run 1:
Design div_avalon, start of the top module:
module div_avalon
	#(
		parameter W     = 32,
				  CBIT  = 6		 
	 )
	(
		input wire clk, reset,
		input wire [2:0] div_address,
		input wire div_chipselect,
		input wire div_write,
		input wire [W-1:0] div_writedata,
		output wire [W-1:0] div_readdata,
		output wire div_irq,
		output wire div_rdy
	);
For scale: about 1500 cells after synthesis, ~10000 µm² of cells after synthesis.
Settings: LEC_CHECK=0, ABC_AREA=1, CAP_MARGIN=20, CORE_ASPECT_RATIO=0.5, CORE_MARGIN=2, CORE_UTILIZATION=72, CTS_CLUSTER_DIAMETER=225, CTS_CLUSTER_SIZE=100, SETUP_SLACK_MARGIN=0.56, SLEW_MARGIN=20; clock period 2.51 ns.
run.sh (not shown) runs the stock make flow with config.mk's settings and CLKGATE_MAP_FILE=.
Tool error GRT-0232 stopped run 1 during global routing (5_1_grt); no final results.
For run 2, these inputs were changed with respect to run 1:
- a deleted CTS_CLUSTER_SIZE that had been 100
- a deleted CTS_CLUSTER_DIAMETER that had been 225
- a deleted ABC_AREA that had been 1
- a deleted SETUP_SLACK_MARGIN that had been 0.56
- a deleted CORE_ASPECT_RATIO that had been 0.5
- a change of CORE_UTILIZATION from 72 to 40
- a change of the clock period (ns, I/O delays scaled along) from 2.51 to 5.0
[summary]
Run 2: PASS, flow complete, no timing, DRC or antenna violations. Run 2 against run 1: synthesized-area fraction occupied by and/or/nand/nor cells fell by 19 points; synthesized area dropped 9.4%; post-synthesis share of cell area spent on full adders, half adders and majority gates saw an increase; post-synthesis register bit count ~0 delta.
For run 3, these inputs were changed with respect to run 2:
- an added CTS_CLUSTER_SIZE of 100
- an added CTS_CLUSTER_DIAMETER of 333
- an added PLACE_DENSITY of 0.95
- an added CELL_PAD_IN_SITES_GLOBAL_PLACEMENT of 2
- an added TNS_END_PERCENT of 15
- an added HOLD_SLACK_MARGIN of -0.05
- a change of CORE_UTILIZATION from 40 to 27
### Flow results
Total net switching power, run 3 and run 2, lower one = run 2.
Post-synthesis sequential element count came out exactly the same in run 3 and run 2.
Sort run 3 and run 2 by cell area, ascending, and run 2 comes first.
Looking at setup slack across run 3 and run 2, the one that comes out higher is run 2.
Changes in run 4 relative to run 3:
- removing CTS_CLUSTER_DIAMETER (formerly 333)
- changing CORE_UTILIZATION from 27 to 57
- removing HOLD_SLACK_MARGIN (formerly -0.05)
- removing CTS_CLUSTER_SIZE (formerly 100)
- removing PLACE_DENSITY (formerly 0.95)
- removing TNS_END_PERCENT (formerly 15)
- removing CELL_PAD_IN_SITES_GLOBAL_PLACEMENT (formerly 2)
- changing the clock period (ns, I/O delays scaled along) from 5.0 to 2.65
==> comparison <==
The area added between synthesis and finish in run 4 sits 21 points above the value recorded for run 3. Taking run 3 as the reference point, the power of run 4 rises by 11 mW. Between run 4 and run 3, the final clock skew is lower for run 4. Cmp run 4 vs run 3: routed length on met1 higher in run 4. Looking at post-route clock period utilization, run 4 sits 31 points higher than run 3 does. Quantity of gates resized following cts on run 4 is up relative to run 3. [run 4] flow finished | final checks: failed | reasons: setup timing. Global routing usage on met1 was higher in run 4 than in run 3. Run 4 ended up with a higher non-clock buffer count than run 3 did. Global-route wire length before repair delta for run 4 relative to run 3: 17% higher.

* * *

build 33:
div_avalon again, from the RTL that the note above started with.
==> flow/config.mk <==
export PLATFORM = sky130hd
export DESIGN_NAME = div_avalon
export DESIGN_NICKNAME = div_avalon
export VERILOG_FILES = /design/flow/design.v
export SDC_FILE = /design/flow/constraint.sdc
export NUM_CORES = 4
export LEC_CHECK = 0
export ABC_AREA = 1
export CAP_MARGIN = 20
export CORE_MARGIN = 2
export CORE_UTILIZATION = 72
export CTS_CLUSTER_DIAMETER = 379
export CTS_CLUSTER_SIZE = 64
export HOLD_SLACK_MARGIN = -0.1
export MAX_ROUTING_LAYER = met4
export PLACE_DENSITY_LB_ADDON = 0.04
export SLEW_MARGIN = 20
export TNS_END_PERCENT = 5
==> flow/constraint.sdc <==
create_clock -name core_clock -period 2.39 [get_ports {clk}]
set_input_delay 0.4780 -clock core_clock [delete_from_list [all_inputs] [get_ports {clk}]]
set_output_delay 0.4780 -clock core_clock [all_outputs]
set_load 0.01 [all_outputs]
FAIL build 33 @ global routing (5_1_grt): tool exited with error
For build 94, these inputs were changed with respect to build 33:
Settings: CORE_UTILIZATION: 72 -> 62; CTS_CLUSTER_DIAMETER: 379 -> unset; CTS_CLUSTER_SIZE: 64 -> unset; MAX_ROUTING_LAYER: met4 -> unset; PLACE_DENSITY_LB_ADDON: 0.04 -> unset; TNS_END_PERCENT: 5 -> unset; HOLD_SLACK_MARGIN: -0.1 -> unset; the clock period (ns, I/O delays scaled along): 2.39 -> 2.51.
Notes after the runs:
Build 94: all stages complete, timing, DRC and antenna checks passed
As far as number of enable-type register cells in the synthesized netlist goes, build 94 and build 33 are indistinguishable; the numbers are identical.
Between build 94 and build 33, the placer's final routability congestion estimate is higher for build 33.
Placeable core region came out higher on build 94 than on build 33.
Relative to build 94, the following input files were edited for build 34:
Settings: PLACE_DENSITY newly set to 0.36; CTS_CLUSTER_DIAMETER newly set to 400; CORE_UTILIZATION changed from 62 to 72; CTS_CLUSTER_SIZE newly set to 99.
### Flow results
Compared with build 94, build 34 ends up with more cell area.
Share of the clock period used by the worst path after layout (build 34 over build 94): increase, 14 points
Total power, build 94 and build 34: larger value in build 34
Although it ran to completion, build 34 produced a layout that fails the final checks because of negative setup slack.
Modified inputs, build 8 compared to build 34
Settings: PLACE_DENSITY removed (was 0.36); CTS_CLUSTER_SIZE removed (was 99); ABC_AREA removed (was 1); CORE_UTILIZATION changed from 72 to 64; CTS_CLUSTER_DIAMETER removed (was 400); the clock period (ns, I/O delays scaled along) changed from 2.51 to 3.37.
Results
Build 8: final sum of negative setup slack is 5.03 ns higher than what build 34 reported. Routed metal-1 wirelength: build 8 < build 34. The final reports for build 8 and build 34 show violation count after the first detailed-route iteration lower in the former. Build 8 vs build 34: mux cell area share after synthesis up in build 8. | area growth from synthesis to layout | build 8 vs build 34 | 3.7 points lower |. Against build 34, build 8 reports a wire length after detailed routing that is lower. Of build 34 and build 8, the lower final clock period utilization by the worst path belongs to build 8. Compared with build 34, build 8 is the less power-hungry design. Build 8 leaves more setup margin than build 34. The flow for build 8 finished, though final verification flagged negative setup slack. Largest family of logic cells by area: simple AND/OR/NAND/NOR gates -> build 34, AND-OR/OR-AND gates -> build 8. Build 34 has lower total number of tap cells than build 8.
Input-level comparison between build 82 and build 8:
Settings: swapping 64 for 40 in CORE_UTILIZATION; putting SETUP_SLACK_MARGIN at 0.71 where nothing was set; swapping 3.37 for 4.13 in the clock period (ns, I/O delays scaled along).
Findings:
Build 82 was carried through to the last stage, and its layout satisfied the timing, DRC and antenna checks.
Diff build 82..build 8 | critical path depth | unchanged
Summary — quantity of gates resized following cts, build 82 relative to build 8: higher, by 4.
As far as synthesized-area fraction occupied by ao, oa, aoi and oai cells goes, build 82 and build 8 are indistinguishable; the numbers are identical.
~same fraction of area in registers in build 82 and build 8
Comparing build 8 with build 82, the relative area change from synthesis to final layout came out essentially unchanged.
Sort build 82 and build 8 by count of standard-cell rows, descending, and build 82 comes first.
Taking build 8 as 1.0, build 82 lands at 0.70 on detailed route wirelength on metal3.
On final standard cell area without fillers, build 82 and build 8 are neck and neck.
Switching part of the total power | build 82 below build 8
Changes in build 39 relative to build 82:
Settings: changing CORE_UTILIZATION from 40 to 45; changing SETUP_SLACK_MARGIN from 0.71 to 0.69; changing the clock period (ns, I/O delays scaled along) from 4.13 to 2.65.
Build 39: insertion delay of the later-clocked pin in the worst-skew pair 0.02 ns above build 82
Looking at filler cell count across build 39 and build 82, the one that comes out lower is build 39.
Build 39 vs build 82, critical path depth went up by 6.
Final checks on build 39, whose flow otherwise completed, came back failing, citing negative setup slack.
| sequential power | higher: build 39 |
Build 39 — share of total power in combinational logic 9.7 points higher, build 82 as reference
[compare] base=build 82 new=build 39: synthesis-to-layout area growth now sits higher; leakage power summed over all cells now sits higher; number of core rows now sits lower.

* * *

div_avalon again, from the RTL that the note above started with.
==> flow/design.v (excerpt) <==
module div_avalon
	#(
		parameter W     = 32,
				  CBIT  = 6		 
	 )
	(
		input wire clk, reset,
		input wire [2:0] div_address,
		input wire div_chipselect,
		input wire div_write,
		input wire [W-1:0] div_writedata,
		output wire [W-1:0] div_readdata,
		output wire div_irq,
		output wire div_rdy
	);
Settings: LEC_CHECK=0, ABC_AREA=1, CAP_MARGIN=20, CORE_MARGIN=2, CORE_UTILIZATION=70, CTS_CLUSTER_DIAMETER=214, CTS_CLUSTER_SIZE=38, PLACE_DENSITY=0.35, SETUP_SLACK_MARGIN=0.68, SLEW_MARGIN=20; clock period 2.34 ns.
The first run failed in 5_1_grt.
Then changed:
- ABC_AREA: 1 -> default
- CORE_UTILIZATION: 70 -> 65
- CTS_CLUSTER_DIAMETER: 214 -> default
- CTS_CLUSTER_SIZE: 38 -> default
- PLACE_DENSITY: 0.35 -> default
- SETUP_SLACK_MARGIN: 0.68 -> default
- clock period: 2.34 -> 3.35 ns (I/O delays scaled with it)
=> The changed run ran to the end with no violations. Die area decreases by 2.3%. Synthesized area decreases by 9.4%. Synthesized cell count decreases by 39%.
Then changed:
- clock period: 3.35 -> 3.38 ns (I/O delays scaled with it)
Outcome: The new run went through all stages and came out clean. Sequential share of layout area stays flat. Wire length grows slightly. Die area stays the same. Area after synthesis stays the same. Worst hold slack gets worse by 0.0090 ns. Combinational power shrinks slightly. Clock skew barely changes. Clock power grows by a little under a tenth. Worst setup slack gets worse by 0.014 ns.
Then changed:
- CORE_UTILIZATION: 65 -> 70
- CTS_CLUSTER_SIZE: default -> 25
- SETUP_SLACK_MARGIN: default -> 0.61
What happened: This time the run finished but fails on setup timing; sequential power came out higher by about 5%; total power came out higher by 25%; synthesized cell count stays the same; design area came out higher by 10%; maximum frequency came out lower by 8.7%; worst hold slack gets better by 0.014 ns.
Then changed:
- SETUP_SLACK_MARGIN: 0.61 -> 0.96
- clock period: 3.38 -> 3.35 ns (I/O delays scaled with it)
Effect:
- With this change the flow failed in 5_1_grt (GRT-0232)
- synthesized cell count does not change
- die size is unchanged
- synthesized area does not change

* * *

## oak
Starting RTL as in the previous note.
export LEC_CHECK = 0
export CAP_MARGIN = 35
export CELL_PAD_IN_SITES_DETAIL_PLACEMENT = 2
export CORE_ASPECT_RATIO = 0.81
export CORE_MARGIN = 9
export CORE_UTILIZATION = 40
export CTS_CLUSTER_DIAMETER = 77
export CTS_CLUSTER_SIZE = 45
export GPL_ROUTABILITY_DRIVEN = 0
export MIN_ROUTING_LAYER = met2
export SLEW_MARGIN = 20
export TNS_END_PERCENT = 70
create_clock -name core_clock -period 4.73 [get_ports {clk}]
oak finished all stages; the layout is clean.
For pine, these inputs were changed with respect to oak:
Settings: MIN_ROUTING_LAYER: met2 -> unset; CAP_MARGIN: 35 -> 20; CTS_CLUSTER_DIAMETER: 77 -> 388; GPL_ROUTABILITY_DRIVEN: 0 -> unset; CORE_MARGIN: 9 -> 2; CELL_PAD_IN_SITES_DETAIL_PLACEMENT: 2 -> unset; CORE_ASPECT_RATIO: 0.81 -> unset; TNS_END_PERCENT: 70 -> 15; CTS_CLUSTER_SIZE: 45 -> 100; the clock period (ns, I/O delays scaled along): 4.73 -> 5.0.
### Flow results
On post-layout instance area, oak tracks pine almost exactly. End point of the critical path = d1.rh_reg[29]$_DFFE_PP0P_: oak; end point of the critical path = div_readdata[12]: pine. Global-route wire length before repair in pine is 30% below oak. | sequential group power | pine vs oak | 10% lower |. The die used by pine is smaller than the one used by oak. Diff oak -> pine: tally of clock buffers in the finished layout +5; highest net fanout along the worst path up 19; clock insertion delay at the later pin of the skew report fell 0.04 ns.
Changes in birch relative to pine:
Settings: changing CTS_CLUSTER_DIAMETER from 388 to 208; removing TNS_END_PERCENT (formerly 15); setting CORE_ASPECT_RATIO to 0.5 for the first time.
[summary]
- birch has completed all stages; timing, DRC and antenna checks passed.
- Global-route usage over all layers delta (pine -> birch): insignificant
- CTS sink count: pine vs birch — no meaningful difference
- The lower switching fraction of total power came out of pine.
- The fraction of met3 tracks used by global routing of birch falls short of that of pine by 0.47 points.
- Going from pine to birch, final critical-path required period went down 0.038 ns, maximum clock rate went up 2.3 MHz, met3 layer wire length in the routed design went down about 8%, met1 capacity usage during global routing went up 3.4 points, average wire per cell in the routed design went up 3.5%.
Relative to birch, the following input files were edited for maple:
Settings: putting HOLD_SLACK_MARGIN at -0.05 where nothing was set; swapping 40 for 27 in CORE_UTILIZATION; putting TNS_END_PERCENT at 15 where nothing was set; swapping 208 for 333 in CTS_CLUSTER_DIAMETER; swapping 0.5 for 1.75 in CORE_ASPECT_RATIO.
Notes after the runs:
Combinational cell fraction of total power: maple > birch. Looking only at net load switching power, and setting everything else aside, the lower value of maple and birch goes to birch. maple: total wire length after detailed routing about 9% above birch. Compared with birch, maple shows violation tally from detailed-route iteration zero that has gone down by more than 10%. Comparing maple and birch, the higher first-pass GRT wire length was measured on maple. As of maple, length of routed met2 wiring had risen by more than a quarter compared to birch. Higher cell total after placement was reported by maple, not birch. Routed via count | maple below birch. Sort maple and birch by global-route usage, descending, and birch comes first. maple vs. birch: utilization went down by 16 points.

* * *

== P ==
div_avalon again, from the RTL that the note above started with.
## div_avalon
module div_avalon
	#(
		parameter W     = 32,
				  CBIT  = 6		 
	 )
	(
		input wire clk, reset,
		input wire [2:0] div_address,
		input wire div_chipselect,
		input wire div_write,
		input wire [W-1:0] div_writedata,
		output wire [W-1:0] div_readdata,
		output wire div_irq,
		output wire div_rdy
	);
Settings: LEC_CHECK=0, CAP_MARGIN=20, CORE_MARGIN=2, CORE_UTILIZATION=27, CTS_CLUSTER_DIAMETER=333, CTS_CLUSTER_SIZE=100, HOLD_SLACK_MARGIN=-0.05, SLEW_MARGIN=20; clock period 5.0 ns.
[inputs] Q vs P
Settings: TNS_END_PERCENT now 20, previously not set; ABC_AREA now 1, previously not set; CORE_UTILIZATION now 58, was 27.
Findings:
In summary, P completed successfully, with a layout that passed the timing, DRC and antenna checks.
Q: full flow OK, the timing, DRC and antenna checks passed
Normalized max-slew margin, Q and P: smaller value in P
Worst hold slack on Q is behind P.
Going from P to Q, number of buffers other than clock buffers in the final layout shrank by a few percent.
From P to Q the numbers moved as follows: sum of routed wire length over all layers moved up; number of fill cells in the layout moved down.
Timing startpoint of the critical path = div_address[0]: Q; timing startpoint of the critical path = div_address[2]: P
Lower synthesis-to-finish area growth among Q and P: Q
The final reports for Q and P show via count of the first global-routing pass higher in the former.
In the metrics for Q and P, the one carrying the lower sequential power is Q.
Higher fraction of the yosys area taken by sequential cells goes to P over Q.
Q falls short of P in number of vias after detailed routing.
The filler-free cell count of the finished design number comes out higher for Q vs P.
#### Input delta (R over Q)
Settings: ABC_AREA no longer set, was 1; CTS_CLUSTER_DIAMETER no longer set, was 333; CTS_CLUSTER_SIZE no longer set, was 100; TNS_END_PERCENT no longer set, was 20; CORE_UTILIZATION now 40, was 58; CORE_MARGIN now 5, was 2; HOLD_SLACK_MARGIN now 0.19, was -0.05.
### Flow results
Max fraction of met3 tracks used by global routing across Q and R: Q. Compared with Q, R shows a higher worst hold slack. R vs. Q: routed length on met2 shrank by 6.6%; setup violation total in the final timing report barely changed; count of fill cells added during filler insertion now larger; core utilization fell by 20 points. Of the two values seen for most congested layer reported by global routing, met2 was produced by R and met1 by Q. Per the comparison of R with Q, arrival time at the worst endpoint fell 300 ps; area after synthesis fell 9.4%. Maximum operating frequency sits higher in R than in Q. NOTE power Q->R decreased by more than 10%.
## Diff of input files: S against R
Settings: putting CTS_CLUSTER_SIZE at 100 where nothing was set; putting CTS_CLUSTER_DIAMETER at 333 where nothing was set; swapping 0.19 for -0.05 in HOLD_SLACK_MARGIN; putting TNS_END_PERCENT at 15 where nothing was set; putting SETUP_SLACK_MARGIN at 1.05 where nothing was set; swapping 5 for 2 in CORE_MARGIN.
Results
met3 layer wire length in the routed design was higher in S than in R. Per the comparison of S with R, quantity of I/O buffers inserted on ports about even, number of non-clock buffers saw an increase. Against R, S comes in 0.27 points higher on clock-cell share of area.
Power and IR drop assume default switching activity.
